## design.v

```verilog
module floating_mult (
  input         s_axis_a_tvalid,
  input  [31:0] s_axis_a_tdata,
  input         s_axis_b_tvalid,
  input  [31:0] s_axis_b_tdata,
  output        m_axis_result_tvalid,
  output [31:0] m_axis_result_tdata
);
wire [31:0] a = s_axis_a_tdata;
wire [31:0] b = s_axis_b_tdata;
wire        sa = a[31];
wire        sb = b[31];
wire [7:0]  ea = a[30:23];
wire [7:0]  eb = b[30:23];
wire [22:0] fa = a[22:0];
wire [22:0] fb = b[22:0];
wire a_zero = (ea == 8'd0);
wire b_zero = (eb == 8'd0);
wire a_inf  = (ea == 8'hFF) && (fa == 23'd0);
wire b_inf  = (eb == 8'hFF) && (fb == 23'd0);
wire a_nan  = (ea == 8'hFF) && (fa != 23'd0);
wire b_nan  = (eb == 8'hFF) && (fb != 23'd0);
wire        s = sa ^ sb;
wire [47:0] p = {1'b1, fa} * {1'b1, fb};
wire signed [10:0] e0 = $signed({3'b000, ea}) + $signed({3'b000, eb}) - 11'sd127;
reg  [22:0] m;
reg         g;
reg         st;
reg  signed [10:0] e1;
always @(*) begin
  if (p[47]) begin
    m  = p[46:24];
    g  = p[23];
    st = |p[22:0];
    e1 = e0 + 11'sd1;
  end else begin
    m  = p[45:23];
    g  = p[22];
    st = |p[21:0];
    e1 = e0;
  end
end
wire        rnd = g & (st | m[0]);
wire [23:0] mr  = {1'b0, m} + {23'd0, rnd};
wire signed [10:0] e2 = mr[23] ? e1 + 11'sd1 : e1;
wire [22:0] mf  = mr[22:0];
reg [31:0] r;
always @(*) begin
  if (a_nan || b_nan || (a_inf && b_zero) || (b_inf && a_zero))
    r = 32'h7FC00000;
  else if (a_inf || b_inf)
    r = {s, 8'hFF, 23'd0};
  else if (a_zero || b_zero)
    r = {s, 31'd0};
  else if (e2 >= 11'sd255)
    r = {s, 8'hFF, 23'd0};
  else if (e2 <= 11'sd0)
    r = {s, 31'd0};
  else
    r = {s, e2[7:0], mf};
end
assign m_axis_result_tdata  = r;
assign m_axis_result_tvalid = 1'b1;
endmodule
module floating_adder (
  input         s_axis_a_tvalid,
  input  [31:0] s_axis_a_tdata,
  input         s_axis_a_tlast,
  input         s_axis_b_tvalid,
  input  [31:0] s_axis_b_tdata,
  output        m_axis_result_tvalid,
  output [31:0] m_axis_result_tdata,
  output        m_axis_result_tlast
);
wire [31:0] a = s_axis_a_tdata;
wire [31:0] b = s_axis_b_tdata;
wire a_zero = (a[30:23] == 8'd0);
wire b_zero = (b[30:23] == 8'd0);
wire a_inf  = (a[30:23] == 8'hFF) && (a[22:0] == 23'd0);
wire b_inf  = (b[30:23] == 8'hFF) && (b[22:0] == 23'd0);
wire a_nan  = (a[30:23] == 8'hFF) && (a[22:0] != 23'd0);
wire b_nan  = (b[30:23] == 8'hFF) && (b[22:0] != 23'd0);
wire        swap = (b[30:0] > a[30:0]);
wire [31:0] x = swap ? b : a;
wire [31:0] y = swap ? a : b;
wire        sx = x[31];
wire        sy = y[31];
wire [7:0]  ex = x[30:23];
wire [7:0]  ey = y[30:23];
wire [7:0]  d  = ex - ey;
wire        sub = sx ^ sy;
wire [26:0] mx = {1'b1, x[22:0], 3'b000};
wire [26:0] my = {1'b1, y[22:0], 3'b000};
wire        far    = (d >= 8'd27);
wire [26:0] my_sh  = far ? 27'd0 : (my >> d[4:0]);
wire [26:0] lost   = far ? my : (my & ~(27'h7FFFFFF << d[4:0]));
wire        sticky = |lost;
wire [26:0] my_al = {my_sh[26:1], my_sh[0] | sticky};
wire [27:0] s0 = sub ? ({1'b0, mx} - {1'b0, my_al}) : ({1'b0, mx} + {1'b0, my_al});
reg  [4:0]  lz;
always @(*) begin
  casez (s0[26:0])
    27'b1??????????????????????????: lz = 5'd0;
    27'b01?????????????????????????: lz = 5'd1;
    27'b001????????????????????????: lz = 5'd2;
    27'b0001???????????????????????: lz = 5'd3;
    27'b00001??????????????????????: lz = 5'd4;
    27'b000001?????????????????????: lz = 5'd5;
    27'b0000001????????????????????: lz = 5'd6;
    27'b00000001???????????????????: lz = 5'd7;
    27'b000000001??????????????????: lz = 5'd8;
    27'b0000000001?????????????????: lz = 5'd9;
    27'b00000000001????????????????: lz = 5'd10;
    27'b000000000001???????????????: lz = 5'd11;
    27'b0000000000001??????????????: lz = 5'd12;
    27'b00000000000001?????????????: lz = 5'd13;
    27'b000000000000001????????????: lz = 5'd14;
    27'b0000000000000001???????????: lz = 5'd15;
    27'b00000000000000001??????????: lz = 5'd16;
    27'b000000000000000001?????????: lz = 5'd17;
    27'b0000000000000000001????????: lz = 5'd18;
    27'b00000000000000000001???????: lz = 5'd19;
    27'b000000000000000000001??????: lz = 5'd20;
    27'b0000000000000000000001?????: lz = 5'd21;
    27'b00000000000000000000001????: lz = 5'd22;
    27'b000000000000000000000001???: lz = 5'd23;
    27'b0000000000000000000000001??: lz = 5'd24;
    27'b00000000000000000000000001?: lz = 5'd25;
    27'b000000000000000000000000001: lz = 5'd26;
    default:                          lz = 5'd27;
  endcase
end
wire [26:0] n  = s0[27] ? {s0[27:2], s0[1] | s0[0]} : (s0[26:0] << lz);
wire signed [9:0] en = s0[27] ? $signed({2'b00, ex}) + 10'sd1
                              : $signed({2'b00, ex}) - $signed({5'd0, lz});
wire        g   = n[2];
wire        st  = n[1] | n[0];
wire [22:0] m   = n[25:3];
wire        rnd = g & (st | m[0]);
wire [23:0] mr  = {1'b0, m} + {23'd0, rnd};
wire signed [9:0] e2 = mr[23] ? en + 10'sd1 : en;
reg [31:0] r;
always @(*) begin
  if (a_nan || b_nan || (a_inf && b_inf && (a[31] != b[31])))
    r = 32'h7FC00000;
  else if (a_inf)
    r = a;
  else if (b_inf)
    r = b;
  else if (a_zero && b_zero)
    r = {a[31] & b[31], 31'd0};
  else if (b_zero)
    r = a;
  else if (a_zero)
    r = b;
  else if (s0 == 28'd0)
    r = 32'd0;
  else if (e2 >= 10'sd255)
    r = {sx, 8'hFF, 23'd0};
  else if (e2 <= 10'sd0)
    r = {sx, 31'd0};
  else
    r = {sx, e2[7:0], mr[22:0]};
end
assign m_axis_result_tdata  = r;
assign m_axis_result_tvalid = 1'b1;
assign m_axis_result_tlast  = 1'b0;
endmodule
module conv_kernel(
	clk,
	rst_n,
	clear,
	i_pixel,
	i_weight,
	o_pixel
);
parameter	WIDTH	=	32;
input					clk;
input					rst_n;
input					clear;
input	[WIDTH-1:0]		i_pixel;
input	[WIDTH-1:0]		i_weight;
output	[WIDTH-1:0]		o_pixel;
reg		[WIDTH-1:0]		o_pixel;
reg		[WIDTH-1:0]		mult_a;
reg		[WIDTH-1:0]		mult_b;
wire	[WIDTH-1:0]		product;
reg		[WIDTH-1:0]		add_a;
reg		[WIDTH-1:0]		add_b;
wire	[WIDTH-1:0]		sum;
always @(posedge clk, negedge rst_n)	begin
	if(!rst_n) begin
		mult_a		<=	32'b0;
		mult_b		<=	32'b0;
	end
	else begin
		mult_a		<=	i_pixel;
		mult_b		<=	i_weight;
	end
end
always @(posedge clk, negedge rst_n)	begin
	if(!rst_n) begin
		add_a		<=	32'b0;
		add_b		<=	32'b0;
	end
	else if (clear) begin
		add_a		<=	32'b0;
		add_b		<=	32'b0;
	end			
	else begin
		add_a		<=	product;
		add_b		<=	sum;
	end
end
always @(posedge clk, negedge rst_n)	begin
	if(!rst_n) begin
		o_pixel		<=	32'b0;
	end
	else if (clear) begin
		o_pixel		<=	32'b0;
	end
	else begin
		o_pixel		<=	sum;
	end
end
floating_adder U_floating_adder (
  .s_axis_a_tvalid(),             
  .s_axis_a_tdata(add_a),               
  .s_axis_a_tlast(),               
  .s_axis_b_tvalid(),             
  .s_axis_b_tdata(add_b),               
  .m_axis_result_tvalid(),   
  .m_axis_result_tdata(sum),     
  .m_axis_result_tlast()     
);
floating_mult U_floating_mult (
  .s_axis_a_tvalid(),             
  .s_axis_a_tdata(mult_a),               
  .s_axis_b_tvalid(),             
  .s_axis_b_tdata(mult_b),               
  .m_axis_result_tvalid(),   
  .m_axis_result_tdata(product)     
);
endmodule
```

## run.sh

```bash
#!/bin/bash
# the make line also repeats each setting of config.mk as NAME=value (left out here)
make -C /OpenROAD-flow-scripts/flow DESIGN_CONFIG=/design/flow/config.mk WORK_HOME=/design/flow/orfs CLKGATE_MAP_FILE= finish
```

## config.mk

```make
export PLATFORM = sky130hd
export DESIGN_NAME = conv_kernel
export DESIGN_NICKNAME = conv_kernel
export VERILOG_FILES = /design/flow/design.v
export SDC_FILE = /design/flow/constraint.sdc
export NUM_CORES = 4
export LEC_CHECK = 0
export ABC_AREA = 1
export CAP_MARGIN = 20
export CELL_PAD_IN_SITES_GLOBAL_PLACEMENT = 1
export CORE_MARGIN = 2
export CORE_UTILIZATION = 55
export CTS_CLUSTER_DIAMETER = 317
export CTS_CLUSTER_SIZE = 100
export PLACE_DENSITY = 0.83
export SLEW_MARGIN = 20
export TNS_END_PERCENT = 35
```

## constraint.sdc

```tcl
create_clock -name core_clock -period 12.0 [get_ports {clk}]
set_input_delay 2.4000 -clock core_clock [delete_from_list [all_inputs] [get_ports {clk}]]
set_output_delay 2.4000 -clock core_clock [all_outputs]
set_load 0.01 [all_outputs]
```

==> deck_impl_summary.md, run 1 <==
Synthesis and Place & Route Summary

Floorplan
  • Floorplan utilization: 0.553
  • Site row count: roughly 94
  • Number of I/O pins: 99
  • Die Wd: 261 um
  • Die ar.: 68,000 um^2
  • Core Footprint: 65,500 um^2
  • Chip height: 261 um

Synth
  • XOR/XNOR Area Share: 0.0265
  • Area fraction in mux cells: 0.000276
  • Post-synth EDFFs: 0
  • Main flop type: dfrtp_1
  • Ys Warns: 3
  • Cells after Synth: 5,319
  • Yosys top cell by area: fa_1
  • Fraction of registers with async set or reset after synthesis: 1.00
  • Syn nets: between 6,000 and 7,000
  • Distinct cells, synth: between 70 and 80
  • Synth cell count leaders: nand2_1 (1,538), inv_1 (1,145), fa_1 (485)
  • Post-synth regs: approximately 130
  • Adder Share, Synth: 0.362
  • Chip area in the Yosys report: 36,200 um^2
  • Biggest area cells: fa_1 (27%), nand2_1 (16%), inv_1 (12%)
  • Synth Area in Simple Gates: 0.298
  • Top cell area share: 0.268
  • Count leader, synth: nand2_1
  • Post-Synth AOI/OAI Area: 0.0751
  • Number of cells in Yosys stat: 5,319
  • Post-Syn Area: 36,200 um^2
  • Largest logic family: adder cells
  • Post-synthesis sequential area ratio: 0.0884
  • Syn Area/Cell: 6.81 um^2

Placed design
  • Port Buf Inserts: 98
  • Placed cells: 6,200
  • DP Wirelength: 98,900 um
  • Place WS: 0.341 ns
  • GP Congestion: between 1 and 1.5

Critical path
  • Worst Path Buf+Inv: 12
  • Critical path type: flip-flop to flip-flop
  • Critical Path Start: add_a[14]
  • Critical Path Sink: add_b[27]
  • RR Startpoint: add_a[14]
  • Family with the most delay on the worst path: simple AND/OR/NAND/NOR gates
  • Worst Path Arrival: 11.55 ns
  • CP Data Required Time: 12.38 ns
  • CP max FO: 19
  • Crit path capture type: flip-flop
  • Slowest Stage Delay on Critical Path: 0.46 ns
  • Nature of the critical path startpoint: flip-flop
  • WP depth: 70
  • R2r setup slk: roughly 0.83 ns
  • Most used cell, CP: nand2_1
  • Worst path slowest cell: dfrtp_2
  • R2R cell count: about 70
  • R2R Path End: add_b[27]

Clock network
  • CTS tree: done
  • Clock Path Buffers: 2
  • Clk sink count: 128
  • Hold-fix buffers, CTS: 0
  • H-tree levels: 4
  • Clock-pin slew on the worst setup and hold paths: 0.07 ns
  • Clock Latency Late Sink: slightly below 0.5 ns
  • Clock root cell: clkbuf_16
  • Cts bufs inserted: 17

Finish
  • Nets: 6,199
  • Final core area utilization: 0.597
  • Filler Cells Inserted: 6,404
  • Area delta synth->final: 7.97%
  • Non-Filler Instances: 6,255

STA
  • # setup viols final: 0
  • Max Fclk: just under 90 MHz
  • Final setup margin: 0.826 ns
  • Final min period: 11.17 ns
  • Slew headroom: 0.265
  • Unrepaired setup endpoints after global routing: yes
  • Worst Skew: ~0.018 ns
  • Final hold slack: 0.597 ns
  • Cycle use final: 0.931
  • Hold Fails Final Rpt: 0
  • Final Max-Slew Violation Tally: 0
  • Slew of the pin with the lowest slew margin: roughly 1.1 ns

Global route
  • Total congestion overflow: 0
  • Global-route wire length before repair: 188,000 um
  • Initial antenna violation count: 4
  • Largest net degree at the start of global routing: approximately 86
  • Vias in the first global route: 33,400
  • GRT Total Usage: 0.360

Route
  • DRT Pass-1 Iters: 10
  • Detailed-route DRC error count: 0
  • Vias post-DR: 34,100
  • Wire per inst: between 15 and 20 um
  • Routed vias/inst: 5.45
  • 1st-iter DRT viols: 3,184
  • Final wirelength: 120,000 um
  • Final ANT Viol Nets: 0

Min path
  • Hold endpoint: add_b[31]
  • Worst Min Path Start: add_b[31]
  • WHS Path Cells: 1
  • HP Class: flip-flop to flip-flop

Outcome
  • Outcome: no timing/DRC/antenna violations

Job
  • Log Warnings: 56
  • Max-cap violation count: 0
## through the flow
step           setup TNS (ns)  cell area [um^2]
6_report                    0             39100
2_1_floorplan               0             36200
4_1_cts                     0             38800
5_1_grt                -0.491             39100
3_5_place_dp                0             38200
3_3_place_gp                0             38200
## cell type report
| type | instances | area (um^2) | share of cell area |
|---|---|---|---|
| antenna | 4 | 10.0 | 0.000256 |
| clock buffer | 17 | 425 | 0.0109 |
| multi-input combinational | 3826 | 27800 | 0.710 |
| timing repair buffer | 234 | 2030 | 0.0518 |
| timing repair inverter | 1 | 7.51 | 0.000192 |
| tap | 864 | 1080 | 0.0276 |
| inverter | 1166 | 4390 | 0.112 |
| clock inverter | 15 | 178 | 0.00454 |
| sequential | 128 | 3210 | 0.0820 |
## metal layers
metal | wire length [um] | up-vias | part of all wire | global-route usage
met1 | 49400 | 16100 | 0.41 | 0.473
met5 | 0 | - | 0 | 0
met2 | 55700 | 1397 | 0.46 | 0.589
met4 | 6220 | 0 | 0.052 | 0.163
li1 | - | 16300 | - | -
met3 | 8800 | 246 | 0.073 | 0.0532
## timing repair
item                       CTS  global route
setup endpoints to repair    0            62
resized                      0            60
setup buffers                0            15
==> inputs of run 2 (changes only) <==
Settings changed: ABC_AREA 1 to not set, CELL_PAD_IN_SITES_GLOBAL_PLACEMENT 1 to not set, CORE_UTILIZATION 55 to 58, CTS_CLUSTER_DIAMETER 317 to not set, CTS_CLUSTER_SIZE 100 to not set, PLACE_DENSITY 0.83 to not set, TNS_END_PERCENT 35 to not set.
Clock period 12.0 ns to 6.22 ns, I/O delays scaled along.
==> run 2 against run 1 <==
  * The run now fails in global routing
  * Synthesized cell count decreased by 15%
  * Synthesized area shrank 0.16%
  * Die size shrank 5.2%
==> deck_impl_summary.md, run 2 <==
Implementation Results

Outcome
  • Outcome: aborted with a tool error
  • Stage reached: global routing
  • Error: [ERROR GRT-0116] Global routing finished with congestion. Check the congestion regions in the DRC Viewer.

Synth
  • Biggest area cells: fa_1 (27%), ha_1 (9.4%), dfrtp_1 (8.9%)
  • Post-Syn Area: 36,200 um^2 (-0.16%)
  • Yosys top cell by area: fa_1
  • Count leader, synth: inv_1
  • Largest logic family: adder cells
  • Area fraction in mux cells: 0.0306 (+0.0304)
  • Top cell area share: 0.268 (+0.000426)
  • Syn nets: 5,368 (-13%)
  • Synth Area in Simple Gates: 0.211 (-0.0867)
  • Post-synthesis sequential area ratio: 0.0885 (+0.000141)
  • Post-synth regs: 128 (unchanged)
  • Distinct cells, synth: 117 (+60%)
  • Chip area in the Yosys report: 36,200 um^2 (-0.16%)
  • Post-Synth AOI/OAI Area: 0.173 (+0.0976)
  • Cells after Synth: 4,543 (-15%)
  • Ys Warns: 3 (unchanged)
  • Main flop type: dfrtp_1
  • Synth cell count leaders: inv_1 (651), nand2_1 (604), fa_1 (485)
  • Fraction of registers with async set or reset after synthesis: 1.00 (unchanged)
  • XOR/XNOR Area Share: 0.0373 (+0.0107)
  • Post-synth EDFFs: 0 (unchanged)
  • Syn Area/Cell: 7.96 um^2 (+17%)
  • Number of cells in Yosys stat: 4,543 (-15%)
  • Adder Share, Synth: 0.363 (+0.000576)

Placed design
  • Port Buf Inserts: 98 (unchanged)
  • Placed cells: 6,379 (+2.9%)
  • Place WS: -5.10 ns (-5.44 ns)
  • GP Congestion: 1.06 (+4.6%)
  • Placed Area: 46,900 um^2 (+23%)
  • DP Wirelength: 126,000 um (+28%)

Clock network
  • Cts bufs inserted: 17 (unchanged)
  • Clock Path Buffers: 2 (unchanged)
  • H-tree levels: 4 (unchanged)
  • Clk sink count: 128 (unchanged)
  • Clock root cell: clkbuf_16
  • Hold-fix buffers, CTS: 0 (unchanged)

Floorplan
  • Number of I/O pins: 99 (unchanged)
  • Chip height: 254 um (-2.7%)
  • Die Wd: 254 um (-2.7%)
  • Floorplan utilization: 0.586 (+0.0331)
  • Die ar.: 64,400 um^2 (-5.2%)
  • Core Footprint: 61,700 um^2 (-5.8%)
  • Site row count: 91 (-3.2%)

Global route
  • GRT Total Usage: 0.824
  • Total congestion overflow: 390
[run 2: layer usage]
layer  GRT overflow  GRT usage
met4            135      0.790
met1             32      0.828
met2            171      0.943
met3             40      0.719
met5             12      0.562
[run 2: what timing repair did]
| item | in CTS |
|---|---|
| resized | 371 |
| gates cloned | 8 |
| pin swaps | 209 |
| endpoints found under the setup margin | 63 |
| endpoints found under the hold margin | 0 |
| buffers inserted | 191 |
[run 2: through the flow]
stage                      util  hold slack, ns
after global placement    0.760           0.506
after detailed placement  0.760           0.524
after floorplan               -           0.502
after CTS                 0.822           0.533
==> inputs of run 3 (changes only) <==
Settings changed: CELL_PAD_IN_SITES_DETAIL_PLACEMENT set to 0, CORE_UTILIZATION 58 to 72, CTS_CLUSTER_DIAMETER set to 382, CTS_CLUSTER_SIZE set to 41, GPL_ROUTABILITY_DRIVEN set to 1, MAX_ROUTING_LAYER set to met4, PLACE_DENSITY_LB_ADDON set to 0.19, SETUP_SLACK_MARGIN set to 1.48, SLEW_MARGIN 20 to 30, TNS_END_PERCENT set to 5.
Clock period 6.22 ns to 5.0 ns, I/O delays scaled along.
==> run 3 against run 2 <==
  * The run again fails in global routing
  * Synthesized area did not move
  * Die size fell by 19%
  * Synthesized cell count did not move
==> deck_impl_summary.md, run 3 <==
Implementation Results

Outcome
  • Outcome: aborted with a tool error
  • Stage reached: global routing
  • Error: [ERROR GRT-0116] Global routing finished with congestion. Check the congestion regions in the DRC Viewer.

Synth
  • Chip area in the Yosys report: 36,200 um^2 (unchanged)
  • Cells after Synth: 4,543 (unchanged)
  • Yosys top cell by area: fa_1
  • Post-Synth AOI/OAI Area: 0.173 (unchanged)
  • Count leader, synth: inv_1
  • Post-synthesis sequential area ratio: 0.0885 (unchanged)
  • Synth Area in Simple Gates: 0.211 (unchanged)
  • Adder Share, Synth: 0.363 (unchanged)
  • Main flop type: dfrtp_1
  • Syn Area/Cell: 7.96 um^2 (unchanged)
  • Number of cells in Yosys stat: 4,543 (unchanged)
  • Biggest area cells: fa_1 (27%), ha_1 (9.4%), dfrtp_1 (8.9%)
  • Syn nets: 5,368 (unchanged)
  • Post-synth regs: 128 (unchanged)
  • Distinct cells, synth: 117 (unchanged)
  • Ys Warns: 3 (unchanged)
  • Fraction of registers with async set or reset after synthesis: 1.00 (unchanged)
  • Area fraction in mux cells: 0.0306 (unchanged)
  • Post-Syn Area: 36,200 um^2 (unchanged)
  • Largest logic family: adder cells
  • Post-synth EDFFs: 0 (unchanged)
  • Synth cell count leaders: inv_1 (651), nand2_1 (604), fa_1 (485)
  • XOR/XNOR Area Share: 0.0373 (unchanged)
  • Top cell area share: 0.268 (unchanged)

Clock network
  • Clock Path Buffers: 2 (unchanged)
  • Clk sink count: 128 (unchanged)
  • Clock root cell: clkbuf_16
  • H-tree levels: 4 (unchanged)
  • Cts bufs inserted: 17 (unchanged)

Floorplan
  • Floorplan utilization: 0.726 (+0.139)
  • Number of I/O pins: 99 (unchanged)
  • Chip height: 228 um (-10%)
  • Site row count: 82 (-9.9%)
  • Die ar.: 52,100 um^2 (-19%)
  • Core Footprint: 49,900 um^2 (-19%)
  • Die Wd: 228 um (-10%)

Placed design
  • DP Wirelength: 127,000 um (+0.78%)
  • GP Congestion: 1.25 (+18%)
  • Port Buf Inserts: 98 (unchanged)
  • Placed Area: 45,900 um^2 (-2.1%)

Global route
  • Total congestion overflow: 3,819
  • GRT Total Usage: 1.04
## run 3: metal layers
metal / GRT usage / GRT overflow
met5: - / -
met4: 1.07 / 632
met3: 0.884 / 193
met2: 1.25 / 2808
met1: 0.941 / 186
## run 3: stage by stage
step,hold WS [ns],worst slack [ns],std cells,setup TNS [ns]
global placement,0.526,-5.58,6164,-321.52
CTS,0.483,-5.88,6238,-346.77
floorplan,0.502,-6.44,4543,-335.62
detailed placement,0.538,-6.40,6164,-361.80
## run 3: repair_timing
action                                 4_1_cts
hold buffers                                 0
buffers inserted                            41
gates cloned                                 1
resized                                    174
endpoints found under the hold margin        0
pin swaps                                   80
setup endpoints to repair                   63
==> inputs of run 4 (changes only) <==
Settings changed: CAP_MARGIN 20 to 30, CELL_PAD_IN_SITES_GLOBAL_PLACEMENT set to 0, CORE_ASPECT_RATIO set to 1.37, CORE_MARGIN 2 to 5, CORE_UTILIZATION 72 to 27, CTS_CLUSTER_DIAMETER 382 to 198, CTS_CLUSTER_SIZE 41 to 90, GPL_ROUTABILITY_DRIVEN 1 to 0, GPL_TIMING_DRIVEN set to 0, MIN_ROUTING_LAYER set to met2, PLACE_DENSITY_LB_ADDON 0.19 to 0.22, SETUP_SLACK_MARGIN 1.48 to not set, SLEW_MARGIN 30 to 35, TNS_END_PERCENT 5 to 55.
Clock period 5.0 ns to 9.21 ns, I/O delays scaled along.
==> run 4 against run 3 <==
  * The flow again stops in global routing
  * Die size grew to 2.7 times the previous value
  * Synthesized cell count is the same
  * Synthesized area is the same
==> deck_impl_summary.md, run 4 <==
Implementation Results

Placed design
  • Place WS: -5.91 ns (+0.493 ns)
  • DP Wirelength: 123,000 um (-3.5%)
  • Port Buf Inserts: 98 (unchanged)
  • Placed cells: 6,392 (+3.7%)

Floorplan
  • Site row count: 157 (+91%)
  • Die ar.: 142,000 um^2 (+170%)
  • Floorplan utilization: 0.271 (-0.454)
  • Core Footprint: 133,000 um^2 (+170%)
  • Chip height: 438 um (+92%)
  • Number of I/O pins: 99 (unchanged)
  • Die Wd: 323 um (+41%)

Clock network
  • H-tree levels: 4 (unchanged)
  • Clk sink count: 128 (unchanged)
  • Hold-fix buffers, CTS: 0 (unchanged)
  • Clock Path Buffers: 2 (unchanged)
  • Clock root cell: clkbuf_16
  • Cts bufs inserted: 17 (unchanged)

Synth
  • Syn nets: 5,368 (unchanged)
  • Post-Synth AOI/OAI Area: 0.173 (unchanged)
  • Synth Area in Simple Gates: 0.211 (unchanged)
  • Biggest area cells: fa_1 (27%), ha_1 (9.4%), dfrtp_1 (8.9%)
  • Number of cells in Yosys stat: 4,543 (unchanged)
  • Distinct cells, synth: 117 (unchanged)
  • Adder Share, Synth: 0.363 (unchanged)
  • Ys Warns: 3 (unchanged)
  • Yosys top cell by area: fa_1
  • XOR/XNOR Area Share: 0.0373 (unchanged)
  • Post-synth EDFFs: 0 (unchanged)
  • Fraction of registers with async set or reset after synthesis: 1.00 (unchanged)
  • Cells after Synth: 4,543 (unchanged)
  • Post-synthesis sequential area ratio: 0.0885 (unchanged)
  • Chip area in the Yosys report: 36,200 um^2 (unchanged)
  • Post-synth regs: 128 (unchanged)
  • Syn Area/Cell: 7.96 um^2 (unchanged)
  • Synth cell count leaders: inv_1 (651), nand2_1 (604), fa_1 (485)
  • Area fraction in mux cells: 0.0306 (unchanged)
  • Post-Syn Area: 36,200 um^2 (unchanged)
  • Top cell area share: 0.268 (unchanged)
  • Largest logic family: adder cells
  • Main flop type: dfrtp_1
  • Count leader, synth: inv_1

Global route
  • GRT Total Usage: 0.369
  • Total congestion overflow: 3

Outcome
  • Stage reached: global routing
  • Error: [ERROR GRT-0232] Routing congestion too high. Check the congestion heatmap in the GUI.
  • Outcome: aborted with a tool error
[run 4: per-layer routing]
layer  track usage  GRT overflow
met1             -             -
met2         0.430             2
met4         0.177             0
met5             -             -
met3         0.412             1
[run 4: repair_timing]
item | CTS
endpoints found under the hold margin | 0
endpoints found under the setup margin | 63
cloned | 5
resized | 448
setup buffers | 152
pin swaps | 99
[run 4: per-stage QoR]
step | utilization | setup TNS [ns] | cell area, um^2
global placement | 0.298 | -292.13 | 39700
floorplan | - | -73.69 | 36500
detailed placement | 0.298 | -285.13 | 39800
CTS | 0.323 | -108.30 | 43000
==> inputs of run 5 (changes only) <==
Settings changed: CAP_MARGIN 30 to 20, CELL_PAD_IN_SITES_DETAIL_PLACEMENT 0 to 1, CELL_PAD_IN_SITES_GLOBAL_PLACEMENT 0 to 1, CORE_ASPECT_RATIO 1.37 to not set, CTS_CLUSTER_DIAMETER 198 to 278, CTS_CLUSTER_SIZE 90 to not set, MIN_ROUTING_LAYER met2 to not set, PLACE_DENSITY_LB_ADDON 0.22 to not set, SLEW_MARGIN 35 to 40, TNS_END_PERCENT 55 to 40.
==> run 5 against run 4 <==
  * Now fails the layout checks on setup timing
  * Die size barely moved
  * Synthesized area unchanged
  * Synthesized cell count stayed put
==> deck_impl_summary.md, run 5 <==
Synthesis and Place & Route Summary

Critical path
  • Critical path type: flip-flop to flip-flop
  • Nature of the critical path startpoint: flip-flop
  • Worst path slowest cell: or4_4
  • Crit path capture type: flip-flop
  • Critical Path Start: add_b[25]
  • R2R Path End: add_b[1]
  • R2r setup slk: -2.74 ns
  • Family with the most delay on the worst path: AND-OR/OR-AND gates
  • WP depth: 59
  • R2R cell count: ~60
  • CP Data Required Time: ~9.6 ns
  • Worst Path Buf+Inv: 16
  • CP max FO: 7
  • Slowest Stage Delay on Critical Path: 0.60 ns
  • Worst Path Arrival: 12.32 ns
  • RR Startpoint: add_b[25]
  • Critical Path Sink: add_b[1]

Route
  • DRT Pass-1 Iters: 8
  • Vias post-DR: between 30,000 and 40,000
  • Metal-1 WL: 68,000 um
  • 1st-iter DRT viols: 2,712
  • Detailed-route DRC error count: 0
  • Final ANT Viol Nets: 0
  • Metal3 WL: ~9700 um
  • Wire per inst: 24.1 um
  • Routed vias/inst: ~5.4
  • Final wirelength: 160,000 um
  • Metal2 WL: 76,500 um
  • Top routing layer in use: met4

STA
  • Final min period: 11.95 ns
  • Slew of the pin with the lowest slew margin: 1.05 ns
  • Max Fclk: 83.7 MHz
  • Unrepaired setup endpoints after global routing: yes
  • Worst Skew: roughly 0.045 ns
  • Final Max-Slew Violation Tally: 0
  • Final hold slack: 0.623 ns
  • Final setup margin: -2.74 ns
  • # setup viols final: 63
  • Cycle use final: 1.30
  • Setup TNS: -120.27 ns
  • Slew headroom: 0.290
  • Hold Fails Final Rpt: 0

Min path
  • HP Class: flip-flop to flip-flop
  • WHS Path Cells: 2
  • Worst Min Path Start: mult_a[31]
  • Hold endpoint: add_a[31]

Clock network
  • H-tree levels: 4 (unchanged)
  • Clock Latency Late Sink: 0.52 ns
  • Clock-pin slew on the worst setup and hold paths: 0.07 ns
  • Hold-fix buffers, CTS: 0 (unchanged)
  • Clock Path Buffers: 2 (unchanged)
  • Clk sink count: 128 (unchanged)
  • Cts bufs inserted: 17 (unchanged)
  • Clock root cell: clkbuf_16
  • CTS tree: done

Synth
  • Ys Warns: 3 (unchanged)
  • Main flop type: dfrtp_1
  • Synth cell count leaders: inv_1 (651), nand2_1 (604), fa_1 (485)
  • Cells after Synth: 4,543 (unchanged)
  • Post-Syn Area: 36,200 um^2 (unchanged)
  • Number of cells in Yosys stat: 4,543 (unchanged)
  • Post-synthesis sequential area ratio: 0.0885 (unchanged)
  • Yosys top cell by area: fa_1
  • Post-synth regs: 128 (unchanged)
  • Post-Synth AOI/OAI Area: 0.173 (unchanged)
  • Largest logic family: adder cells
  • Biggest area cells: fa_1 (27%), ha_1 (9.4%), dfrtp_1 (8.9%)
  • Distinct cells, synth: 117 (unchanged)
  • XOR/XNOR Area Share: 0.0373 (unchanged)
  • Syn Area/Cell: 7.96 um^2 (unchanged)
  • Fraction of registers with async set or reset after synthesis: 1.00 (unchanged)
  • Synth Area in Simple Gates: 0.211 (unchanged)
  • Area fraction in mux cells: 0.0306 (unchanged)
  • Adder Share, Synth: 0.363 (unchanged)
  • Syn nets: 5,368 (unchanged)
  • Post-synth EDFFs: 0 (unchanged)
  • Top cell area share: 0.268 (unchanged)
  • Chip area in the Yosys report: 36,200 um^2 (unchanged)
  • Count leader, synth: inv_1

Outcome
  • SO Faults: setup timing
  • Outcome: finished with violations

Floorplan
  • Die Wd: 376 um (+17%)
  • Floorplan utilization: 0.271 (about the same)
  • Die ar.: 141,000 um^2 (about the same)
  • Number of I/O pins: 99 (unchanged)
  • Chip height: 376 um (-14%)
  • Site row count: 134 (-15%)
  • Core Footprint: 133,000 um^2 (about the same)

Job
  • Log Warnings: 54
  • Max-cap violation count: 0

Finish
  • Non-Filler Instances: between 6,000 and 7,000
  • Nets: 5,688
  • Filler Cells Inserted: 15,900
  • Area delta synth->final: 21.9%
  • Final Cell Area: 44,100 um^2

Global route
  • Vias in the first global route: 37,900
  • Initial antenna violation count: 4
  • GRT Total Usage: 0.227
  • Global-route wire length before repair: 240,000 um
  • Total congestion overflow: 0
  • Largest net degree at the start of global routing: approximately 60

Placed design
  • DP Wirelength: 126,000 um (+2.7%)
  • Placed cells: 6,411 (+0.30%)
  • Placed Area: 39,800 um^2 (about the same)
  • Port Buf Inserts: 98 (unchanged)
==> run 5: what timing repair did <==
action	4_1_cts	5_1_grt
gates resized	463	134
pin swaps	104	88
buffers inserted	149	68
gates cloned	3	0
endpoints found under the setup margin	63	63
hold endpoints to repair	0	0
==> run 5: metrics by stage <==
| stage | utilization | setup slack (ns) |
|---|---|---|
| floorplan | - | -2.23 |
| global placement | 0.298 | -6.20 |
| detailed placement | 0.299 | -6.24 |
| CTS | 0.323 | -2.64 |
| global route | 0.331 | -3.15 |
| finish | 0.331 | -2.74 |
==> run 5: layout make-up <==
type	count	area, um^2	area share
well taps	1768	2210	0.0502
flip-flops and latches	128	3300	0.0749
repair inverters	1	6.26	0.000142
multi-input cells	3517	31200	0.708
inverters	657	2520	0.0572
repair buffers	315	2780	0.0631
plain buffers	226	1430	0.0324
clock buffers	19	453	0.0103
clock inverters	13	175	0.00397
diodes	3	7.51	0.000170
==> run 5: layer usage <==
layer / track usage / up-vias
li1: - / 15800
met1: 0.290 / 18200
met2: 0.377 / 1308
met3: 0.0302 / 315
met4: 0.0673 / 0
met5: - / -
==> inputs of run 6 (changes only) <==
Settings changed: CELL_PAD_IN_SITES_DETAIL_PLACEMENT 1 to 0, CELL_PAD_IN_SITES_GLOBAL_PLACEMENT 1 to not set, CORE_MARGIN 5 to 2, CORE_UTILIZATION 27 to 72, CTS_CLUSTER_DIAMETER 278 to 382, CTS_CLUSTER_SIZE set to 41, GPL_ROUTABILITY_DRIVEN 0 to 1, GPL_TIMING_DRIVEN 0 to not set, PLACE_DENSITY_LB_ADDON set to 0.28, SETUP_SLACK_MARGIN set to 0.09, TNS_END_PERCENT 40 to not set.
Clock period 9.21 ns to 3.96 ns, I/O delays scaled along.
==> run 6 against run 5 <==
  * The flow now stops in clock tree synthesis
  * Die size fell by 63%
  * Synthesized area did not move
  * Synthesized cell count did not move
==> deck_impl_summary.md, run 6 <==
Implementation Results

Placed design
  • DP Wirelength: 138,000 um (+9.1%)
  • Placed cells: 6,195 (-3.4%)
  • Port Buf Inserts: 98 (unchanged)
  • Placed Area: 46,400 um^2 (+17%)
  • GP Congestion: 1.29

Floorplan
  • Site row count: 82 (-39%)
  • Chip height: 228 um (-39%)
  • Number of I/O pins: 99 (unchanged)
  • Floorplan utilization: 0.726 (+0.454)
  • Die ar.: 52,100 um^2 (-63%)
  • Die Wd: 228 um (-39%)
  • Core Footprint: 49,900 um^2 (-63%)

Synth
  • Post-synth regs: 128 (unchanged)
  • Area fraction in mux cells: 0.0306 (unchanged)
  • Main flop type: dfrtp_1
  • Syn Area/Cell: 7.96 um^2 (unchanged)
  • Top cell area share: 0.268 (unchanged)
  • Biggest area cells: fa_1 (27%), ha_1 (9.4%), dfrtp_1 (8.9%)
  • Synth cell count leaders: inv_1 (651), nand2_1 (604), fa_1 (485)
  • Post-Synth AOI/OAI Area: 0.173 (unchanged)
  • Number of cells in Yosys stat: 4,543 (unchanged)
  • Syn nets: 5,368 (unchanged)
  • Post-Syn Area: 36,200 um^2 (unchanged)
  • Adder Share, Synth: 0.363 (unchanged)
  • Distinct cells, synth: 117 (unchanged)
  • Yosys top cell by area: fa_1
  • Chip area in the Yosys report: 36,200 um^2 (unchanged)
  • Cells after Synth: 4,543 (unchanged)
  • Count leader, synth: inv_1
  • Synth Area in Simple Gates: 0.211 (unchanged)
  • Largest logic family: adder cells
  • Fraction of registers with async set or reset after synthesis: 1.00 (unchanged)
  • Post-synthesis sequential area ratio: 0.0885 (unchanged)
  • Post-synth EDFFs: 0 (unchanged)
  • Ys Warns: 3 (unchanged)
  • XOR/XNOR Area Share: 0.0373 (unchanged)

Outcome
  • Error: [ERROR DPL-0038] Utilization greater than 100%, impossible to legalize
  • Outcome: aborted with a tool error
  • Stage reached: clock tree synthesis
-- run 6: metrics by stage --
step	setup TNS [ns]	worst slack [ns]	hold slack, ns
after floorplan	-376.08	-7.48	0.496
after global placement	-373.29	-6.69	0.508
after detailed placement	-421.48	-7.69	0.544
==> inputs of run 7 (changes only) <==
Settings changed: CELL_PAD_IN_SITES_DETAIL_PLACEMENT 0 to not set, CORE_UTILIZATION 72 to 21, CTS_CLUSTER_DIAMETER 382 to not set, CTS_CLUSTER_SIZE 41 to not set, GPL_ROUTABILITY_DRIVEN 1 to not set, MAX_ROUTING_LAYER met4 to not set, PLACE_DENSITY_LB_ADDON 0.28 to not set, SETUP_SLACK_MARGIN 0.09 to not set, SLEW_MARGIN 40 to 20.
Clock period 3.96 ns to 18.0 ns, I/O delays scaled along.
==> run 7 against run 6 <==
  * Now clean on timing, DRC and antenna
  * Synthesized cell count unchanged
  * Synthesized area did not move
  * Die size increased to 3.4 times the previous value
==> deck_impl_summary.md, run 7 <==
Synthesis and Place & Route Summary

Critical path
  • Critical Path Start: add_a[29]
  • R2R Path End: add_b[0]
  • CP max FO: 23
  • Critical Path Sink: add_b[0]
  • Worst Path Arrival: ~16 ns
  • Crit path capture type: flip-flop
  • R2r setup slk: around 2.5 ns
  • WP depth: 56
  • R2R cell count: 56
  • Worst Path Buf+Inv: 5
  • Worst path slowest cell: a2111oi_2
  • RR Startpoint: add_a[29]
  • Family with the most delay on the worst path: AND-OR/OR-AND gates
  • Nature of the critical path startpoint: flip-flop
  • Slowest Stage Delay on Critical Path: 0.98 ns
  • Critical path type: flip-flop to flip-flop
  • Most used cell, CP: a21oi_1
  • CP Data Required Time: 18.34 ns

Clock network
  • Clock-pin slew on the worst setup and hold paths: 0.07 ns
  • Clock Path Buffers: 2
  • CTS tree: done
  • Hold-fix buffers, CTS: 0
  • Postcts setup bufs: 0
  • Cts bufs inserted: 17
  • H-tree levels: 4
  • PostCTS Resize Cnt: 0
  • Clk sink count: about 130
  • Clock Latency Late Sink: between 0.5 and 0.6 ns
  • Clock root cell: clkbuf_16

Synth
  • Main flop type: dfrtp_1
  • Count leader, synth: inv_1
  • Largest logic family: adder cells
  • Top cell area share: 0.268 (unchanged)
  • Distinct cells, synth: 117 (unchanged)
  • Synth Area in Simple Gates: 0.211 (unchanged)
  • Ys Warns: 3 (unchanged)
  • Cells after Synth: 4,543 (unchanged)
  • Post-Synth AOI/OAI Area: 0.173 (unchanged)
  • Biggest area cells: fa_1 (27%), ha_1 (9.4%), dfrtp_1 (8.9%)
  • Post-synth regs: 128 (unchanged)
  • Post-Syn Area: 36,200 um^2 (unchanged)
  • Adder Share, Synth: 0.363 (unchanged)
  • Syn Area/Cell: 7.96 um^2 (unchanged)
  • Post-synthesis sequential area ratio: 0.0885 (unchanged)
  • Yosys top cell by area: fa_1
  • XOR/XNOR Area Share: 0.0373 (unchanged)
  • Post-synth EDFFs: 0 (unchanged)
  • Chip area in the Yosys report: 36,200 um^2 (unchanged)
  • Fraction of registers with async set or reset after synthesis: 1.00 (unchanged)
  • Synth cell count leaders: inv_1 (651), nand2_1 (604), fa_1 (485)
  • Syn nets: 5,368 (unchanged)
  • Area fraction in mux cells: 0.0306 (unchanged)
  • Number of cells in Yosys stat: 4,543 (unchanged)

Job
  • Max-cap violation count: 0
  • Log Warnings: around 50

Route
  • Final ANT Viol Nets: 0
  • Routed vias/inst: 4.90
  • Wire per inst: 19.7 um
  • Final wirelength: 135,000 um
  • Vias post-DR: 33,400
  • Detailed-route DRC error count: 0
  • 1st-iter DRT viols: 3,145
  • DRT Pass-1 Iters: 6

STA
  • Slew of the pin with the lowest slew margin: around 1.3 ns
  • Setup TNS: 0 ns
  • Worst Skew: 0.0375 ns
  • Final hold slack: 0.540 ns
  • Slew headroom: 0.146
  • Hold Fails Final Rpt: 0
  • Cycle use final: 0.860
  • Final min period: 15.48 ns
  • Unrepaired setup endpoints after global routing: no
  • Final Max-Slew Violation Tally: 0
  • # setup viols final: 0
  • Max Fclk: 64.6 MHz

Floorplan
  • Chip height: 419 um (+84%)
  • Die ar.: 176,000 um^2 (+240%)
  • Floorplan utilization: 0.211 (-0.515)
  • Core Footprint: 171,000 um^2 (+240%)
  • Site row count: 152 (+85%)
  • Number of I/O pins: 99 (unchanged)
  • Die Wd: 419 um (+84%)

Global route
  • Vias in the first global route: ~34,000
  • Total congestion overflow: 0
  • GRT Total Usage: 0.152
  • Global-route wire length before repair: 206,000 um
  • Initial antenna violation count: 1
  • Largest net degree at the start of global routing: 84

Placed design
  • Port Buf Inserts: 98 (unchanged)
  • Placed Area: 39,700 um^2 (-14%)
  • Placed cells: 6,796 (+9.7%)
  • GP Congestion: 0.980 (-24%)
  • DP Wirelength: 103,000 um (-25%)

Min path
  • Worst Min Path Start: mult_a[31]
  • Hold endpoint: add_a[31]
  • HP Class: flip-flop to flip-flop
  • WHS Path Cells: 2

Finish
  • Non-Filler Instances: between 6,000 and 7,000
  • Area delta synth->final: 11.5%
  • Final Cell Area: roughly 40,000 um^2
  • Filler Cells Inserted: 18,800
  • Nets: 5,330

Outcome
  • Outcome: no timing/DRC/antenna violations
==> run 7: layer usage <==
layer	track usage	vias up	share of wire
met5	0	-	0
met4	0.0682	0	0.051
met3	0.0268	281	0.077
met2	0.237	1464	0.44
met1	0.203	16700	0.43
li1	-	15000	-
==> run 7: cell type report <==
class / count / area [um^2] / area share
Multi-Input combinational cell: 3517 / 29600 / 0.732
Sequential cell: 128 / 3200 / 0.0794
Tap cell: 2310 / 2890 / 0.0716
Inverter: 657 / 2470 / 0.0613
Timing Repair Buffer: 184 / 1630 / 0.0403
Clock buffer: 19 / 443 / 0.0110
Clock inverter: 13 / 154 / 0.00381
Antenna cell: 1 / 2.50 / 0.0000620
==> run 7: stage by stage <==
stage          setup WS, ns  utilization
2_1_floorplan          5.17            -
3_3_place_gp           3.13        0.232
3_5_place_dp           2.99        0.232
4_1_cts                2.95        0.235
5_1_grt                1.43        0.235
6_report               2.52        0.235
==> inputs of run 8 (changes only) <==
Settings changed: ABC_AREA set to 1, CAP_MARGIN 20 to 35, CELL_PAD_IN_SITES_DETAIL_PLACEMENT set to 1, CELL_PAD_IN_SITES_GLOBAL_PLACEMENT set to 3, CORE_ASPECT_RATIO set to 1.79, CORE_UTILIZATION 21 to 40, CTS_CLUSTER_DIAMETER set to 283, CTS_CLUSTER_SIZE set to 31, GPL_ROUTABILITY_DRIVEN set to 0, HOLD_SLACK_MARGIN set to 0.11, MAX_ROUTING_LAYER set to met4, PLACE_DENSITY_LB_ADDON set to 0.13, SETUP_SLACK_MARGIN set to 0.69, TNS_END_PERCENT set to 70.
Clock period 18.0 ns to 8.43 ns, I/O delays scaled along.
==> run 8 against run 7 <==
  * The layout now fails its checks (setup timing)
  * Register-to-register slack lost 4.6 ns
  * Critical path depth rose by 27
  * Core utilization up 35 points
  * Clock skew is 0.020 ns lower
  * Sequential share of layout area is 1.8 points lower
  * Synthesized cell count increased by 17%
  * Synthesized area grew 0.16%
  * Design area rose by 29%
  * Largest cell class unchanged
==> deck_impl_summary.md, run 8 <==
Synthesis and Place & Route Summary

Synth
  • Fraction of registers with async set or reset after synthesis: 1.00 (unchanged)
  • Distinct cells, synth: 73 (-38%)
  • Post-synth EDFFs: 0 (unchanged)
  • Syn Area/Cell: 6.81 um^2 (-14%)
  • Top cell area share: 0.268 (-0.000426)
  • Number of cells in Yosys stat: 5,319 (+17%)
  • Biggest area cells: fa_1 (27%), nand2_1 (16%), inv_1 (12%)
  • Yosys top cell by area: fa_1
  • Chip area in the Yosys report: 36,200 um^2 (+0.16%)
  • Syn nets: 6,144 (+14%)
  • Adder Share, Synth: 0.362 (-0.000576)
  • Count leader, synth: nand2_1
  • Area fraction in mux cells: 0.000276 (-0.0304)
  • Synth Area in Simple Gates: 0.298 (+0.0867)
  • Ys Warns: 3 (unchanged)
  • Synth cell count leaders: nand2_1 (1,538), inv_1 (1,145), fa_1 (485)
  • Main flop type: dfrtp_1
  • Post-Synth AOI/OAI Area: 0.0751 (-0.0976)
  • Post-Syn Area: 36,200 um^2 (+0.16%)
  • Post-synth regs: 128 (unchanged)
  • Cells after Synth: 5,319 (+17%)
  • Post-synthesis sequential area ratio: 0.0884 (-0.000141)
  • Largest logic family: adder cells
  • XOR/XNOR Area Share: 0.0265 (-0.0107)

Critical path
  • Critical Path Start: add_b[22]
  • Nature of the critical path startpoint: flip-flop
  • Worst Path Buf+Inv: 16 (+11)
  • Critical Path Sink: add_b[20]
  • CP max FO: 8 (-65%)
  • WP depth: 83 (+48%)
  • CP Data Required Time: 8.84 ns (-9.50 ns)
  • Family with the most delay on the worst path: simple AND/OR/NAND/NOR gates
  • Slowest Stage Delay on Critical Path: 0.43 ns (-0.55 ns)
  • Critical path type: flip-flop to flip-flop
  • RR Startpoint: add_b[22]
  • R2R cell count: 83 (+48%)
  • Crit path capture type: flip-flop
  • R2R Path End: add_b[20]
  • R2r setup slk: -2.13 ns (-4.65 ns)
  • Most used cell, CP: nand2_1
  • Worst Path Arrival: 10.97 ns (-4.85 ns)
  • Worst path slowest cell: dfrtp_2

STA
  • Max Fclk: 94.7 MHz (+47%)
  • Unrepaired setup endpoints after global routing: yes
  • Slew headroom: 0.323 (+0.177)
  • Hold Fails Final Rpt: 0 (unchanged)
  • Cycle use final: 1.25 (+0.392)
  • Final Max-Slew Violation Tally: 0 (unchanged)
  • Slew of the pin with the lowest slew margin: 1.01 ns (-0.260 ns)
  • Final setup margin: -2.13 ns (-4.65 ns)
  • # setup viols final: 62 (+62)
  • Final min period: 10.56 ns (-4.92 ns)
  • Worst Skew: 0.0173 ns (-0.0203 ns)

Global route
  • Total congestion overflow: 0 (unchanged)
  • GRT met2 Usage: 0.716 (+0.479)
  • Global-route wire length before repair: 259,000 um (+26%)
  • Initial antenna violation count: 18 (+17)
  • Largest net degree at the start of global routing: 61 (-27%)
  • M1 GR Usage: 0.323 (+0.119)
  • GRT Total Usage: 0.379 (+0.227)
  • Vias in the first global route: 46,100 (+37%)
  • Top Usage Layer GRT: met2
  • Met3 usage: 0.0476 (+0.0209)

Route
  • Final wirelength: 181,000 um (+34%)
  • Wire per inst: 23.2 um (+18%)
  • Detailed-route DRC error count: 0 (unchanged)
  • 1st-iter DRT viols: 1,712 (-46%)
  • Vias post-DR: 41,400 (+24%)
  • Final ANT Viol Nets: 0 (unchanged)
  • DRT Pass-1 Iters: 7 (+1)
  • Routed vias/inst: 5.32 (+8.7%)

Clock network
  • Clock-pin slew on the worst setup and hold paths: 0.07 ns (about the same)
  • CTS tree: done
  • H-tree levels: 4 (unchanged)
  • Clk sink count: 128 (unchanged)
  • Cts bufs inserted: 17 (unchanged)
  • Clock Latency Late Sink: 0.49 ns (-0.03 ns)
  • Clock Path Buffers: 2 (unchanged)
  • Clock root cell: clkbuf_16

Min path
  • WHS Path Cells: 1 (-1)
  • Worst Min Path Start: add_b[31]
  • HP Class: flip-flop to flip-flop
  • Hold endpoint: add_b[31]

Floorplan
  • Core Footprint: 89,800 um^2 (-48%)
  • Floorplan utilization: 0.404 (+0.193)
  • Die ar.: 93,100 um^2 (-47%)
  • Site row count: 147 (-3.3%)
  • Number of I/O pins: 99 (unchanged)
  • Chip height: 407 um (-3.0%)
  • Die Wd: 229 um (-45%)

Finish
  • Filler Cells Inserted: 11,600 (-38%)
  • Nets: 7,385 (+39%)
  • Area delta synth->final: 44.1%
  • Final Cell Area: 52,200 um^2 (+29%)

Outcome
  • Outcome: finished with violations
  • SO Faults: setup timing

Placed design
  • Place WS: -2.58 ns (-5.57 ns)
  • Placed Area: 46,500 um^2 (+17%)
  • Port Buf Inserts: 98 (unchanged)
  • DP Wirelength: 139,000 um (+34%)

Job
  • Log Warnings: 54 (+5.9%)
  • Max-cap violation count: 0 (unchanged)
## run 8: layout make-up
cell class / count / area [um^2] / area share
inverters: 1166 / 4410 / 0.0844
multi-input cells: 3823 / 30400 / 0.581
repair buffers: 1424 / 12100 / 0.232
flip-flops and latches: 128 / 3220 / 0.0617
diodes: 20 / 50.0 / 0.000958
clock buffers: 22 / 484 / 0.00927
well taps: 1192 / 1490 / 0.0285
clock inverters: 10 / 100 / 0.00192
## run 8: stage by stage
step	hold slack, ns	std cells	TNS [ns]	util
floorplan	0.508	5319	-57.33	-
global placement	0.580	7465	-126.62	0.518
detailed placement	0.588	7470	-137.16	0.518
CTS	0.603	7693	-92.47	0.560
global route	0.634	7784	-156.71	0.582
finish	0.641	7785	-126.19	0.582
## run 8: repair_timing
| action | CTS | global route |
|---|---|---|
| buffers inserted | 185 | 62 |
| setup endpoints to repair | 63 | 63 |
| gates resized | 424 | 313 |
| hold buffers | 0 | 0 |
| pin swaps | 195 | 217 |
| gates cloned | 6 | 4 |
## run 8: metal layers
layer	wire, um	part of all wire
met5	0	0
met4	20600	0.11
met3	8150	0.045
met2	96100	0.53
met1	55900	0.31
==> inputs of run 9 (changes only) <==
Settings changed: ABC_AREA 1 to not set, CAP_MARGIN 35 to 20, CELL_PAD_IN_SITES_DETAIL_PLACEMENT 1 to not set, CELL_PAD_IN_SITES_GLOBAL_PLACEMENT 3 to not set, CORE_ASPECT_RATIO 1.79 to not set, CORE_UTILIZATION 40 to 72, CTS_CLUSTER_DIAMETER 283 to 28, CTS_CLUSTER_SIZE 31 to 39, GPL_ROUTABILITY_DRIVEN 0 to not set, HOLD_SLACK_MARGIN 0.11 to not set, MAX_ROUTING_LAYER met4 to not set, PLACE_DENSITY_LB_ADDON 0.13 to 0.01, SETUP_SLACK_MARGIN 0.69 to 0.75, TNS_END_PERCENT 70 to not set.
Clock period 8.43 ns to 7.92 ns, I/O delays scaled along.
==> run 9 against run 8 <==
  * The flow now stops in clock tree synthesis
  * Synthesized cell count down 15%
  * Synthesized area down 0.16%
  * Die size down 44%
==> deck_impl_summary.md, run 9 <==
Implementation Results

Synth
  • Yosys top cell by area: fa_1
  • Synth cell count leaders: inv_1 (651), nand2_1 (604), fa_1 (485)
  • Post-Syn Area: 36,200 um^2 (-0.16%)
  • Count leader, synth: inv_1
  • Post-Synth AOI/OAI Area: 0.173 (+0.0976)
  • Synth Area in Simple Gates: 0.211 (-0.0867)
  • Biggest area cells: fa_1 (27%), ha_1 (9.4%), dfrtp_1 (8.9%)
  • Adder Share, Synth: 0.363 (+0.000576)
  • Top cell area share: 0.268 (+0.000426)
  • Post-synthesis sequential area ratio: 0.0885 (+0.000141)
  • Cells after Synth: 4,543 (-15%)
  • Post-synth EDFFs: 0 (unchanged)
  • Syn Area/Cell: 7.96 um^2 (+17%)
  • Distinct cells, synth: 117 (+60%)
  • Number of cells in Yosys stat: 4,543 (-15%)
  • Chip area in the Yosys report: 36,200 um^2 (-0.16%)
  • Syn nets: 5,368 (-13%)
  • Largest logic family: adder cells
  • Post-synth regs: 128 (unchanged)
  • XOR/XNOR Area Share: 0.0373 (+0.0107)
  • Ys Warns: 3 (unchanged)
  • Main flop type: dfrtp_1
  • Fraction of registers with async set or reset after synthesis: 1.00 (unchanged)
  • Area fraction in mux cells: 0.0306 (+0.0304)

Placed design
  • Place WS: -3.51 ns (-0.932 ns)
  • Port Buf Inserts: 98 (unchanged)
  • GP Congestion: 1.25
  • Placed cells: 6,091 (-18%)
  • DP Wirelength: 121,000 um (-13%)

Outcome
  • Outcome: aborted with a tool error
  • Error: [ERROR DPL-0033] detailed placement checks failed during check placement.
  • Stage reached: clock tree synthesis

Floorplan
  • Core Footprint: 49,900 um^2 (-44%)
  • Number of I/O pins: 99 (unchanged)
  • Die ar.: 52,100 um^2 (-44%)
  • Site row count: 82 (-44%)
  • Chip height: 228 um (-44%)
  • Floorplan utilization: 0.726 (+0.322)
  • Die Wd: 228 um (-0.35%)
==> run 9: metrics by stage <==
stage	hold WS [ns]	area (um^2)	setup TNS, ns
floorplan	0.502	37100	-126.60
detailed placement	0.535	45600	-160.65
global placement	0.507	45600	-128.53
==> inputs of run 10 (changes only) <==
Settings changed: CAP_MARGIN 20 to 0, CELL_PAD_IN_SITES_DETAIL_PLACEMENT set to 0, CORE_UTILIZATION 72 to 70, CTS_CLUSTER_DIAMETER 28 to 272, CTS_CLUSTER_SIZE 39 to not set, GPL_ROUTABILITY_DRIVEN set to 0, MAX_ROUTING_LAYER set to met4, PLACE_DENSITY_LB_ADDON 0.01 to not set, SETUP_SLACK_MARGIN 0.75 to not set, SLEW_MARGIN 20 to 40.
Clock period 7.92 ns to 11.3 ns, I/O delays scaled along.
==> run 10 against run 9 <==
  * The layout now fails its checks (capacitance limit, slew limit, setup timing)
  * Synthesized cell count unchanged
  * Die size increased by 2.8%
  * Synthesized area unchanged
==> deck_impl_summary.md, run 10 <==
Synthesis and Place & Route Summary

Outcome
  • Outcome: finished with violations
  • SO Faults: capacitance limit, slew limit, setup timing

Job
  • Log Warnings: 55
  • Max-cap violation count: 2

Floorplan
  • Site row count: 83 (+1.2%)
  • Number of I/O pins: 99 (unchanged)
  • Core Footprint: 51,200 um^2 (+2.7%)
  • Die Wd: 231 um (+1.4%)
  • Chip height: 231 um (+1.4%)
  • Die ar.: 53,500 um^2 (+2.8%)
  • Floorplan utilization: 0.707 (-0.0189)

Clock network
  • Clock Path Buffers: 2
  • Clock Latency Late Sink: 0.51 ns
  • Cts bufs inserted: 17
  • Hold-fix buffers, CTS: 0
  • CTS tree: done
  • H-tree levels: 4
  • Clock root cell: clkbuf_16
  • Clk sink count: about 130
  • Clock-pin slew on the worst setup and hold paths: 0.07 ns

STA
  • Hold Fails Final Rpt: 0
  • Worst Skew: 0.0260 ns
  • Final setup margin: -0.602 ns
  • Slew headroom: -0.113
  • Slew of the pin with the lowest slew margin: 1.62 ns
  • Final min period: between 10 and 15 ns
  • Max Fclk: ~84 MHz
  • # setup viols final: 31
  • Unrepaired setup endpoints after global routing: yes
  • Final hold slack: 0.572 ns
  • Final Max-Slew Violation Tally: 6
  • Cycle use final: 1.05

Global route
  • Vias in the first global route: about 35,000
  • Largest net degree at the start of global routing: 76
  • Initial antenna violation count: 9
  • GRT Total Usage: 0.481
  • Total congestion overflow: 0
  • Global-route wire length before repair: around 190,000 um

Synth
  • Ys Warns: 3 (unchanged)
  • Post-synth EDFFs: 0 (unchanged)
  • Post-synthesis sequential area ratio: 0.0885 (unchanged)
  • Syn Area/Cell: 7.96 um^2 (unchanged)
  • Fraction of registers with async set or reset after synthesis: 1.00 (unchanged)
  • Main flop type: dfrtp_1
  • Top cell area share: 0.268 (unchanged)
  • Chip area in the Yosys report: 36,200 um^2 (unchanged)
  • Synth cell count leaders: inv_1 (651), nand2_1 (604), fa_1 (485)
  • Yosys top cell by area: fa_1
  • Syn nets: 5,368 (unchanged)
  • Cells after Synth: 4,543 (unchanged)
  • Post-synth regs: 128 (unchanged)
  • Synth Area in Simple Gates: 0.211 (unchanged)
  • Adder Share, Synth: 0.363 (unchanged)
  • Post-Synth AOI/OAI Area: 0.173 (unchanged)
  • Count leader, synth: inv_1
  • Biggest area cells: fa_1 (27%), ha_1 (9.4%), dfrtp_1 (8.9%)
  • Number of cells in Yosys stat: 4,543 (unchanged)
  • XOR/XNOR Area Share: 0.0373 (unchanged)
  • Distinct cells, synth: 117 (unchanged)
  • Post-Syn Area: 36,200 um^2 (unchanged)
  • Area fraction in mux cells: 0.0306 (unchanged)
  • Largest logic family: adder cells

Critical path
  • Crit path capture type: flip-flop
  • Nature of the critical path startpoint: flip-flop
  • WP depth: between 50 and 60
  • R2R cell count: 53
  • Worst path slowest cell: o21ai_0
  • Worst Path Buf+Inv: 12
  • CP Data Required Time: 11.62 ns
  • Critical Path Sink: add_b[23]
  • CP max FO: 11
  • Family with the most delay on the worst path: AND-OR/OR-AND gates
  • Critical path type: flip-flop to flip-flop
  • RR Startpoint: add_a[24]
  • R2r setup slk: -0.60 ns
  • Slowest Stage Delay on Critical Path: 1.27 ns
  • Most used cell, CP: buf_4
  • Worst Path Arrival: 12.22 ns
  • Critical Path Start: add_a[24]
  • R2R Path End: add_b[23]

Finish
  • Logic area: 30,500 um^2
  • Filler Cells Inserted: 3,560
  • Final Cell Area: 41,200 um^2
  • Final core area utilization: 0.804
  • Area delta synth->final: 13.8%
  • Nets: 5,550
  • Register area: ~3200 um^2
  • Non-Filler Instances: 5,428

Min path
  • Hold endpoint: add_a[31]
  • Worst Min Path Start: mult_a[31]
  • HP Class: flip-flop to flip-flop
  • WHS Path Cells: 2

Route
  • Routed vias/inst: 6.60
  • Final wirelength: 126,000 um
  • Final ANT Viol Nets: 0
  • Wire per inst: 23.2 um
  • DRT Pass-1 Iters: 17
  • 1st-iter DRT viols: 5,110
  • Detailed-route DRC error count: 0
  • Vias post-DR: 35,800

Placed design
  • Placed Area: 39,200 um^2 (-14%)
  • Placed cells: 5,330 (-12%)
  • Port Buf Inserts: 98 (unchanged)
  • DP Wirelength: 94,100 um (-22%)
  • Place WS: -0.327 ns (+3.18 ns)
## run 10: metrics by stage
stage	TNS (ns)
global placement	-0.332
detailed placement	-7.12
finish	-15.25
floorplan	-2.89
CTS	0
global route	-29.36
## run 10: what timing repair did
item	4_1_cts	5_1_grt
gates cloned	1	3
setup buffers	10	41
resized	17	167
endpoints found under the setup margin	31	47
hold endpoints to repair	0	0
pin swaps	10	77
## run 10: metal layers
metal | vias to the layer above | share of wire | wire length, um | GRT usage
met5 | - | 0 | 0 | -
met4 | 0 | 0.080 | 10100 | 0.298
met3 | 772 | 0.14 | 18000 | 0.178
met2 | 2694 | 0.42 | 53400 | 0.695
met1 | 16800 | 0.35 | 44600 | 0.570
li1 | 15500 | - | - | -
## run 10: cell type report
class,instances,area share
clock inverter,15,0.00340
antenna,10,0.000608
inverter,657,0.0604
sequential,128,0.0784
clock buffer,17,0.0103
tap,680,0.0207
timing repair buffer,404,0.0843
multi-input combinational,3517,0.742
==> inputs of run 11 (changes only) <==
Settings changed: ABC_AREA set to 1, CAP_MARGIN 0 to 20, CELL_PAD_IN_SITES_DETAIL_PLACEMENT 0 to 2, CORE_UTILIZATION 70 to 40, CTS_CLUSTER_DIAMETER 272 to not set, MAX_ROUTING_LAYER met4 to not set, PLACE_DENSITY set to 0.57, SLEW_MARGIN 40 to 20, TNS_END_PERCENT set to 5.
Clock period 11.3 ns to 12.0 ns, I/O delays scaled along.
==> run 11 against run 10 <==
  * The run now fails in global routing
  * Die size rose by 74%
  * Synthesized cell count rose by 17%
  * Synthesized area rose by 0.16%
==> deck_impl_summary.md, run 11 <==
Implementation Results

Clock network
  • H-tree levels: 4 (unchanged)
  • Cts bufs inserted: 17 (unchanged)
  • Hold-fix buffers, CTS: 0 (unchanged)
  • Clock Path Buffers: 2 (unchanged)
  • Clock root cell: clkbuf_16
  • Clk sink count: 128 (unchanged)

Synth
  • Post-Syn Area: 36,200 um^2 (+0.16%)
  • Post-synthesis sequential area ratio: 0.0884 (-0.000141)
  • Cells after Synth: 5,319 (+17%)
  • XOR/XNOR Area Share: 0.0265 (-0.0107)
  • Post-Synth AOI/OAI Area: 0.0751 (-0.0976)
  • Synth Area in Simple Gates: 0.298 (+0.0867)
  • Yosys top cell by area: fa_1
  • Largest logic family: adder cells
  • Distinct cells, synth: 73 (-38%)
  • Chip area in the Yosys report: 36,200 um^2 (+0.16%)
  • Post-synth regs: 128 (unchanged)
  • Post-synth EDFFs: 0 (unchanged)
  • Syn nets: 6,144 (+14%)
  • Count leader, synth: nand2_1
  • Main flop type: dfrtp_1
  • Number of cells in Yosys stat: 5,319 (+17%)
  • Fraction of registers with async set or reset after synthesis: 1.00 (unchanged)
  • Syn Area/Cell: 6.81 um^2 (-14%)
  • Area fraction in mux cells: 0.000276 (-0.0304)
  • Ys Warns: 3 (unchanged)
  • Top cell area share: 0.268 (-0.000426)
  • Adder Share, Synth: 0.362 (-0.000576)
  • Synth cell count leaders: nand2_1 (1,538), inv_1 (1,145), fa_1 (485)
  • Biggest area cells: fa_1 (27%), nand2_1 (16%), inv_1 (12%)

Outcome
  • Stage reached: global routing
  • Outcome: aborted with a tool error
  • Error: [ERROR GRT-0116] Global routing finished with congestion. Check the congestion regions in the DRC Viewer.

Placed design
  • DP Wirelength: 181,000 um (+92%)
  • Placed Area: 38,500 um^2 (-1.9%)
  • Port Buf Inserts: 98 (unchanged)

Floorplan
  • Chip height: 305 um (+32%)
  • Floorplan utilization: 0.403 (-0.304)
  • Site row count: 110 (+33%)
  • Number of I/O pins: 99 (unchanged)
  • Die ar.: 93,000 um^2 (+74%)
  • Core Footprint: 89,900 um^2 (+76%)
  • Die Wd: 305 um (+32%)

Global route
  • Total congestion overflow: between 400 and 500
  • GRT Total Usage: 0.777
==> run 11: per-layer routing <==
| layer | overflow | track usage |
|---|---|---|
| met2 | 226 | 0.934 |
| met5 | 3 | 0.352 |
| met1 | 22 | 0.768 |
| met3 | 16 | 0.646 |
| met4 | 157 | 0.768 |
==> run 11: what timing repair did <==
| action | 4_1_cts |
|---|---|
| gates resized | 251 |
| setup endpoints to repair | 62 |
| buffers inserted | 68 |
| cloned | 8 |
| pin swaps | 39 |
==> run 11: metrics by stage <==
stage                     instances  worst slack, ns  hold slack (ns)   util
after detailed placement       6497            -2.25            0.639  0.428
after CTS                      6605          -0.0159            0.668  0.452
after global placement         6497            0.176            0.593  0.428
after floorplan                5319             2.02            0.508      -
